==> run a <==
==> flow/design.v <==
module vedic_mult8_reg (
  input  wire        clk,
  input  wire [7:0]  a,
  input  wire [7:0]  b,
  output reg  [15:0] p
);
  reg  [7:0]  a_q, b_q;
  wire [15:0] prod;
  bit_8_vedic u_mult (.in1(a_q), .in2(b_q), .out(prod));
  always @(posedge clk) begin
    a_q <= a;
    b_q <= b;
    p   <= prod;
  end
endmodule

`timescale 1ns / 1ps
module bit_2_vedic(in1,in2,out);
input [1:0] in1,in2;
output [3:0] out;
wire pp1,pp2,pp3,pp4;
assign pp1=in1[0]&in2[0];
assign pp2=in1[1]&in2[0];
assign pp3=in1[0]&in2[1];
assign pp4=in1[1]&in2[1];
assign out=pp1+{pp2,1'b0}+{pp3,1'b0}+{pp4,2'b00};
endmodule
`timescale 1ns / 1ps
module bit_4_vedic(in1,in2,out);
input [3:0] in1,in2;
output [7:0] out;
wire [3:0] pp1,pp2,pp3,pp4;
bit_2_vedic b1(in1[1:0],in2[1:0],pp1);
bit_2_vedic b2(in1[1:0],in2[3:2],pp2);
bit_2_vedic b3(in1[3:2],in2[1:0],pp3);
bit_2_vedic b4(in1[3:2],in2[3:2],pp4);
assign out=pp1+{pp2,2'b00}+{pp3,2'b00}+{pp4,4'b0000};
endmodule
`timescale 1ns / 1ps
module bit_8_vedic(in1,in2,out);
input [7:0] in1,in2;
output [15:0] out;
wire [7:0] pp1,pp2,pp3,pp4;
bit_4_vedic a1(in1[3:0],in2[3:0],pp1);
bit_4_vedic a2(in1[3:0],in2[7:4],pp2);
bit_4_vedic a3(in1[7:4],in2[3:0],pp3);
bit_4_vedic a4(in1[7:4],in2[7:4],pp4);
assign out=pp1+{pp2,4'b0000}+{pp3,4'b0000}+{pp4,8'b00000000};
endmodule
==> flow/run.sh <==
#!/bin/bash
# the make line also repeats each setting of config.mk as NAME=value (left out here)
make -C /OpenROAD-flow-scripts/flow DESIGN_CONFIG=/design/flow/config.mk WORK_HOME=/design/flow/orfs CLKGATE_MAP_FILE= finish
==> flow/config.mk <==
export PLATFORM = sky130hd
export DESIGN_NAME = vedic_mult8_reg
export DESIGN_NICKNAME = vedic_mult8_reg
export VERILOG_FILES = /design/flow/design.v
export SDC_FILE = /design/flow/constraint.sdc
export NUM_CORES = 4
export LEC_CHECK = 0
export ABC_AREA = 1
export CAP_MARGIN = 20
export CORE_MARGIN = 2
export CORE_UTILIZATION = 40
export MAX_ROUTING_LAYER = met4
export MIN_ROUTING_LAYER = met2
export SETUP_SLACK_MARGIN = -0.29
export SLEW_MARGIN = 10
export TNS_END_PERCENT = 45
==> flow/constraint.sdc <==
create_clock -name core_clock -period 4.99 [get_ports {clk}]
set_input_delay 0.9980 -clock core_clock [delete_from_list [all_inputs] [get_ports {clk}]]
set_output_delay 0.9980 -clock core_clock [all_outputs]
set_load 0.01 [all_outputs]
==> run b: changes against run a <==
ABC_AREA = not set   (was 1)
CORE_UTILIZATION = 68   (was 40)
MAX_ROUTING_LAYER = not set   (was met4)
MIN_ROUTING_LAYER = not set   (was met2)
SETUP_SLACK_MARGIN = -0.32   (was -0.29)
SLEW_MARGIN = 20   (was 10)
TNS_END_PERCENT = not set   (was 45)
==> flow/constraint.sdc (replaced) <==
create_clock -name core_clock -period 4.7 [get_ports {clk}]
set_input_delay 0.9400 -clock core_clock [delete_from_list [all_inputs] [get_ports {clk}]]
set_output_delay 0.9400 -clock core_clock [all_outputs]
set_load 0.01 [all_outputs]
==> comparison <==
In run a the worst setup slack is higher than in run b, by 0.56 ns. Between run b and run a, the lower sequential share of layout area is in run b (gap 0.64 points). Run b reached the layout checks and failed them: setup timing. Run a finished clean. Between run a and run b, the lower die size is in run b (gap 75%, measured against run b). Against run b, the register-to-register slack of run a is higher by 0.56 ns. Against run b, the non-clock buffer count of run a is lower by 24. Of run a and run b, run b has the higher worst hold slack (gap 0.18 ns). Cell area: run b is larger than run a (about 4.4%). Of run b and run a, run b has the higher global-route usage (gap 5.1 points).

==> lagoon: inputs <==
// vedic_mult8_reg: RTL as listed in full above, without the edits since
Settings: LEC_CHECK=0, ABC_AREA=1, CAP_MARGIN=20, CORE_MARGIN=2, CORE_UTILIZATION=40, GPL_ROUTABILITY_DRIVEN=0, GPL_TIMING_DRIVEN=0, SLEW_MARGIN=20; clock period 5.1 ns.
run.sh (not shown) runs the stock make flow with config.mk's settings and CLKGATE_MAP_FILE=.
==> juniper: changes against lagoon <==
- ABC_AREA: 1 -> unset
- CORE_UTILIZATION: 40 -> 62
- GPL_ROUTABILITY_DRIVEN: 0 -> unset
- GPL_TIMING_DRIVEN: 0 -> unset
==> flow/constraint.sdc (replaced) <==
create_clock -name core_clock -period 4.58 [get_ports {clk}]
set_input_delay 0.9160 -clock core_clock [delete_from_list [all_inputs] [get_ports {clk}]]
set_output_delay 0.9160 -clock core_clock [all_outputs]
set_load 0.01 [all_outputs]
==> pepper: changes against lagoon <==
- CAP_MARGIN: 20 -> 35
- CORE_UTILIZATION: 40 -> 72
- CTS_CLUSTER_DIAMETER: unset -> 221
- CTS_CLUSTER_SIZE: unset -> 14
- GPL_ROUTABILITY_DRIVEN: 0 -> unset
- GPL_TIMING_DRIVEN: 0 -> unset
- SETUP_SLACK_MARGIN: unset -> -0.32
==> flow/constraint.sdc (replaced) <==
create_clock -name core_clock -period 4.4 [get_ports {clk}]
set_input_delay 0.8800 -clock core_clock [delete_from_list [all_inputs] [get_ports {clk}]]
set_output_delay 0.8800 -clock core_clock [all_outputs]
set_load 0.01 [all_outputs]
==> garnet: changes against lagoon <==
- CORE_MARGIN: 2 -> 9
- CTS_CLUSTER_DIAMETER: unset -> 311
- GPL_TIMING_DRIVEN: 0 -> 1
- HOLD_SLACK_MARGIN: unset -> -0.03
- MIN_ROUTING_LAYER: unset -> met1
- PLACE_DENSITY_LB_ADDON: unset -> 0.22
- SLEW_MARGIN: 20 -> 0
- TNS_END_PERCENT: unset -> 80
==> flow_summary.toml <==
# synthesis and place-and-route metrics
[status]
outcome = "complete, but fails checks"
so.violations = "negative setup slack"

[sta]
setup_slack_ns = -0.293
setup_viol = 6

[layout]
combGateArea_um2 = 2700

[logic_synthesis]
avgSynthCellArea_um2 = 9.25
(the above is from juniper)
==> flow_summary.toml <==
# synthesis and place-and-route metrics
[status]
outcome = "finished clean"

[worst_setup_path]
r2r_end = "p[15]"

[placement]
dp_hpwl_mm = 5.78

[logic_synthesis]
yosysTopAreaCellShare_pct = 24.0
avgSynthCellArea_um2 = 7.47
yosysTopAreaCell = "ha_1"

[sta]
setup_viol = 0
setup_slack_ns = 0.319

[layout]
combGateArea_um2 = 2300
(the above is from garnet)
==> flow_summary.toml <==
# physical design summary
[status]
lastStage = "5_1_grt"
stop_error = "[ERROR DPL-0033] detailed placement checks failed during check placement."
outcome = "stopped before the end"

[placement]
portBuffers = 32

[clock_tree]
hold_buffers = 0
cts_buffers = 5

[logic_synthesis]
synth.mux.area_fraction_pct = 0
async_reset_ff_share_pct = 0
area_leaders = "ha_1 (24%), dfxtp_1 (19%), fa_1 (15%)"
avgSynthCellArea_um2 = 7.47
synthAoiAreaFrac_pct = 3.64

[floorplan]
num_rows = 25
(the above is from pepper)
==> flow_summary.toml <==
# synthesis and place-and-route metrics
[power]
p_clk_share_pct = 16.3

[clock_tree]
clock_latency_ns = 0.29

[global_route]
gr-total-overflow = 0

[layout]
combGateArea_um2 = 2320
final_area_um2 = 4170

[logic_synthesis]
avgSynthCellArea_um2 = 7.47
syn_area_um2 = 3440

[min_path]
min_from = "a_q[0]"

[sta]
setup_viol = 0

[status]
outcome = "finished clean"
(the above is from lagoon)
